== build 58 ==
==> flow/design.v (excerpt) <==
module sig_16_hw #(parameter K=16,DWIDTH=32,EXPONENT_WIDTH=8, BIAS=8'd127)(input [DWIDTH-1:0] x_in,input clk,start,rst,output reg valid, output [DWIDTH-1:0] y_out);
wire [EXPONENT_WIDTH-1:0] exp_wo_bias,exp_wo_bias_1st;									
wire [K-1:0] c_out;
wire [DWIDTH-1:0] rm_data,rm_pos_1,rm_neg_1;
wire [9:0] cmp_ip,c1_in2,c2_in2,c3_in2,c4_in2,c5_in2,c6_in2,c7_in2,c8_in2,c9_in2,c10_in2,c11_in2,c12_in2,c13_in2,c14_in2,c15_in2,c16_in2;			 
wire cmp_op;
reg x_gre_3,x_neg_pos,x_sp_case,x_sp_case_2nd;
reg x_neg_pos_1st,x_neg_pos_2nd;
reg x_gre_3_2nd;
reg ip_adder_ready;
wire x_gre_3_1st;
wire [$clog2(K)-1:0] pe_addr;
wire [1:0] sp_addr;
wire sp_case;
wire [DWIDTH-1:0] sp_data,rm_neg_calculate_data,rm_neg_data;
wire [EXPONENT_WIDTH+4:0] cmp_ip_1st;
wire [DWIDTH-1:0] rm_neg_05,rm_pos_05;
wire valid_sub_1st,valid_sub_2nd;
reg start_ip;
reg [DWIDTH-1:0] x;
parameter IDLE_WAIT=3'd0,START=3'd1,ADD_WAIT=3'd2,WAIT_1=3'd3,WAIT_2=3'd4,DONE=3'd5;
reg [2:0] present_state, next_state;
wire adder_rst;
assign exp_wo_bias_1st= (x[DWIDTH-2:DWIDTH-EXPONENT_WIDTH-1] - BIAS);							 
assign exp_wo_bias= exp_wo_bias_1st[EXPONENT_WIDTH-1]?(~(exp_wo_bias_1st)+1'b1):(exp_wo_bias_1st);		
assign cmp_ip_1st= exp_wo_bias_1st[EXPONENT_WIDTH-1]?({3'b000,{1'b1,x[DWIDTH-EXPONENT_WIDTH-2:DWIDTH-EXPONENT_WIDTH-11]}>>exp_wo_bias}):(({3'b001,x[DWIDTH-EXPONENT_WIDTH-2:DWIDTH-EXPONENT_WIDTH-11]})<<exp_wo_bias);																																																												  
assign cmp_ip = cmp_ip_1st[EXPONENT_WIDTH+4:3];
assign rm_pos_1=32'b00111111100000000000000000000000;
assign rm_neg_1=32'b00000000000000000000000000000000;
  ...
export LEC_CHECK = 0
export ABC_AREA = 0
export CAP_MARGIN = 25
export CELL_PAD_IN_SITES_DETAIL_PLACEMENT = 1
export CORE_ASPECT_RATIO = 0.74
export CORE_MARGIN = 2
export CORE_UTILIZATION = 67
export CTS_CLUSTER_DIAMETER = 51
export MAX_ROUTING_LAYER = met4
export MIN_ROUTING_LAYER = met1
export PLACE_DENSITY_LB_ADDON = 0.15
export SETUP_SLACK_MARGIN = 1.83
export SLEW_MARGIN = 40
export TNS_END_PERCENT = 35
create_clock -name core_clock -period 6.72 [get_ports {clk}]
run.sh (not shown) runs the stock make flow with config.mk's settings and CLKGATE_MAP_FILE=.
Build 58 never completed; the flow aborted with a tool error in detailed placement (3_5_place_dp).
--- input diff build 58..build 45 ---
- CAP_MARGIN: 25 -> 20
- SETUP_SLACK_MARGIN: 1.83 -> unset
- TNS_END_PERCENT: 35 -> 5
- CELL_PAD_IN_SITES_DETAIL_PLACEMENT: 1 -> unset
- CORE_ASPECT_RATIO: 0.74 -> unset
- MIN_ROUTING_LAYER: met1 -> unset
- CTS_CLUSTER_SIZE: unset -> 10
- CTS_CLUSTER_DIAMETER: 51 -> unset
- PLACE_DENSITY_LB_ADDON: 0.15 -> unset
- ABC_AREA: 0 -> 1
- SLEW_MARGIN: 40 -> 20
- PLACE_DENSITY: unset -> 0.38
- MAX_ROUTING_LAYER: met4 -> unset
- CORE_UTILIZATION: 67 -> 72
- the clock period (ns, I/O delays scaled along): 6.72 -> 4.47
## What came out
Placeable core area: build 45 better than build 58. Part of the Yosys area used for sequential elements for build 45 is lower than for build 58. From build 58 to build 45 the numbers moved as follows: AND-OR/OR-AND share of the synthesized area decreased by 14 points relative to the old numbers, width of the die went down by 16%, share of the core filled by cells before placement rose 4.8 points. Against build 58, build 45 comes in about 23% higher on cell count in the Yosys report. Post-synthesis share of cell area spent on xor and xnor gates (higher): build 58. Summary: with build 58 as the reference, synthesis area per yosys in build 45 moved up slightly. Synthesized instance count: build 45 > build 58. As the logs show, build 45 stopped at global routing (5_1_grt) after a tool error, so it never reached the end of the flow. Relative to build 58, number of unique standard cell types used by synthesis has gone down in build 45. Build 45 vs build 58 — die area dropped by a few percent.
The inputs of build 82 differ from those of build 45 as listed below.
- TNS_END_PERCENT no longer set, was 5
- PLACE_DENSITY now 0.65, was 0.38
- ABC_AREA no longer set, was 1
- CTS_CLUSTER_SIZE no longer set, was 10
- the clock period (ns, I/O delays scaled along) now 5.72, was 4.47
Results
- Among build 45 and build 82, the run that stopped before the end is build 45, and it is the only one.
- Build 45 never completed; the flow aborted with a tool error in global routing (5_1_grt).
- The lower area after detailed placement of build 45 and build 82 is in build 82.
- Of build 82 and build 45, it is build 82 that has the higher fraction of the yosys area taken by sequential cells.
- Diff build 45 -> build 82 | CTS buffer count | down by more than 10%
- Relative to build 45, die area decreased by 98 um2 in build 82.
- Synthesized netlist cell count of build 82 falls short of that of build 45 by more than 10%.
- Row count: build 45 vs build 82 identical
- Adder-cell share of the synthesized area: build 82 vs build 45, no meaningful difference
- For the post-cts resize count, build 82 came in 67 lower than build 45 did.
- Compared with build 45, chip area in the Yosys report in build 82 decreased slightly.
- Build 82 ends up with a distinct cell type count of the synthesized netlist that is 38 higher than in build 45.
Input changes introduced in build 71 (baseline for comparison: build 82):
- swapping 0.65 for 0.6 in PLACE_DENSITY
- swapping 72 for 62 in CORE_UTILIZATION
- putting SETUP_SLACK_MARGIN at 0.47 where nothing was set
- putting ABC_AREA at 1 where nothing was set
- swapping 5.72 for 4.4 in the clock period (ns, I/O delays scaled along)
Findings:
From the logs: build 71 reached the end of the flow and failed the layout checks with negative setup slack. Compared with build 82, build 71 shows power density over the cells that has gone up by more than a quarter. Build 71 ended up with met5 as its highest metal layer with signal wires; build 82 ended up with met4. Number of non-clock buffers in the layout: higher on build 71. [diff] maximum clock frequency, build 71 relative to build 82: regression.


sig_16_hw again, from the RTL that the note above started with.
Design sig_16_hw, start of the top module:
module sig_16_hw #(parameter K=16,DWIDTH=32,EXPONENT_WIDTH=8, BIAS=8'd127)(input [DWIDTH-1:0] x_in,input clk,start,rst,output reg valid, output [DWIDTH-1:0] y_out);
Settings: LEC_CHECK=0, CAP_MARGIN=20, CELL_PAD_IN_SITES_DETAIL_PLACEMENT=1, CORE_ASPECT_RATIO=0.81, CORE_MARGIN=8, CORE_UTILIZATION=35, CTS_CLUSTER_DIAMETER=52, GPL_ROUTABILITY_DRIVEN=0, GPL_TIMING_DRIVEN=1, MAX_ROUTING_LAYER=met4, PLACE_DENSITY_LB_ADDON=0.09, SLEW_MARGIN=20, TNS_END_PERCENT=35; clock period 11.4 ns.
Edit:
CELL_PAD_IN_SITES_DETAIL_PLACEMENT = unset   (was 1)
CORE_ASPECT_RATIO = unset   (was 0.81)
CORE_MARGIN = 2   (was 8)
CORE_UTILIZATION = 60   (was 35)
CTS_CLUSTER_DIAMETER = unset   (was 52)
GPL_ROUTABILITY_DRIVEN = unset   (was 0)
GPL_TIMING_DRIVEN = unset   (was 1)
MAX_ROUTING_LAYER = unset   (was met4)
PLACE_DENSITY_LB_ADDON = unset   (was 0.09)
TNS_END_PERCENT = unset   (was 35)
clock period = 4.56 ns   (was 11.4 ns; I/O delays follow)
The changed run completed and failed the layout checks on negative setup slack.
Routed wire length went up by 4.9%.
Cell count grows by 1.3%.
Synthesized cell count is unchanged.
Global-route usage goes up by 17 points.
Non-clock buffer count rises by 276.
Total power climbs by 140%.
First-iteration DRC count goes up by 63%.
Setup slack got worse by 6200 ps.
Die size went down by 47%.
Edit:
CORE_UTILIZATION = 40   (was 60)
PLACE_DENSITY = 0.6   (was unset)
clock period = 10.0 ns   (was 4.56 ns; I/O delays follow)
What happened: Now the flow ran to the end with no violations; critical path depth goes down by 1; routed wire length fell by 17%; flip-flop count stays the same; first-iteration DRC count drops by 54%; core utilization decreases by 33 points; maximum frequency decreases by about 3%; clock skew is lower by 5.9 ps; non-clock buffer count shrinks by 282; clock-buffer cell count does not change; hold slack degrades by 8.0 ps.
Edit:
CAP_MARGIN = 0   (was 20)
CELL_PAD_IN_SITES_DETAIL_PLACEMENT = 0   (was unset)
CELL_PAD_IN_SITES_GLOBAL_PLACEMENT = 2   (was unset)
GPL_ROUTABILITY_DRIVEN = 0   (was unset)
MIN_ROUTING_LAYER = met2   (was unset)
SLEW_MARGIN = 15   (was 20)
Result: Synthesized area does not change. Worst hold slack stays flat. Design area decreases by 0.53%. Non-clock buffer count fell by 1. Clock power went down by 7.1%. Sequential power hardly moves. Total power shrinks by 1.8%.


sig_16_hw again, from the RTL that the note above started with.
Settings: LEC_CHECK=0, ABC_AREA=1, CAP_MARGIN=20, CELL_PAD_IN_SITES_DETAIL_PLACEMENT=1, CORE_ASPECT_RATIO=0.81, CORE_MARGIN=9, CORE_UTILIZATION=35, CTS_CLUSTER_DIAMETER=52, CTS_CLUSTER_SIZE=77, GPL_ROUTABILITY_DRIVEN=0, GPL_TIMING_DRIVEN=0, MAX_ROUTING_LAYER=met4, PLACE_DENSITY_LB_ADDON=0.09, SLEW_MARGIN=20, TNS_END_PERCENT=85; clock period 11.4 ns.
==> next run, changes <==
ABC_AREA = default   (was 1)
CELL_PAD_IN_SITES_DETAIL_PLACEMENT = default   (was 1)
CORE_ASPECT_RATIO = default   (was 0.81)
CORE_MARGIN = 2   (was 9)
CORE_UTILIZATION = 40   (was 35)
CTS_CLUSTER_DIAMETER = default   (was 52)
CTS_CLUSTER_SIZE = default   (was 77)
GPL_ROUTABILITY_DRIVEN = default   (was 0)
GPL_TIMING_DRIVEN = default   (was 0)
MAX_ROUTING_LAYER = default   (was met4)
PLACE_DENSITY = 0.6   (was default)
PLACE_DENSITY_LB_ADDON = default   (was 0.09)
TNS_END_PERCENT = default   (was 85)
clock period = 7.91 ns   (was 11.4 ns; I/O delays follow)
Count of clock-buffer cells in the layout increases by 2; power grows by 26%; maximum frequency grows by 4.8%; non-clock buffer count goes down by 65.
==> next run, changes <==
CORE_UTILIZATION = 72   (was 40)
CTS_CLUSTER_SIZE = 14   (was default)
PLACE_DENSITY = default   (was 0.6)
PLACE_DENSITY_LB_ADDON = 0.2   (was default)
SETUP_SLACK_MARGIN = 1.87   (was default)
clock period = 7.38 ns   (was 7.91 ns; I/O delays follow)
Effect: The changed run went through all stages and came out clean. Clock power stays flat. Global-route usage came out higher by 24 points. Worst setup slack loses 320 ps. Fmax increases by 3.2%. Routed wire length rises by 25%. Design area goes up by 5.4%. Total power climbs by 6.1%. Non-clock buffer count rises by 53. Final cell count came out lower by 7.6%. Area after synthesis does not change. Synthesized cell count stays the same.
==> next run, changes <==
ABC_AREA = 1   (was default)
CTS_CLUSTER_SIZE = default   (was 14)
PLACE_DENSITY = 0.6   (was default)
PLACE_DENSITY_LB_ADDON = default   (was 0.2)
SETUP_SLACK_MARGIN = default   (was 1.87)
clock period = 12.6 ns   (was 7.38 ns; I/O delays follow)
After rerunning:
- The changed run ran to the end with no violations
- worst setup slack is better by 4300 ps
- sequential power went down by 39%
- hold slack degrades by 17 ps
- maximum frequency fell by 12%
- global-route usage came out lower by 5.9 points
Power figures rest on the tool's default switching activity, not on a simulated workload.
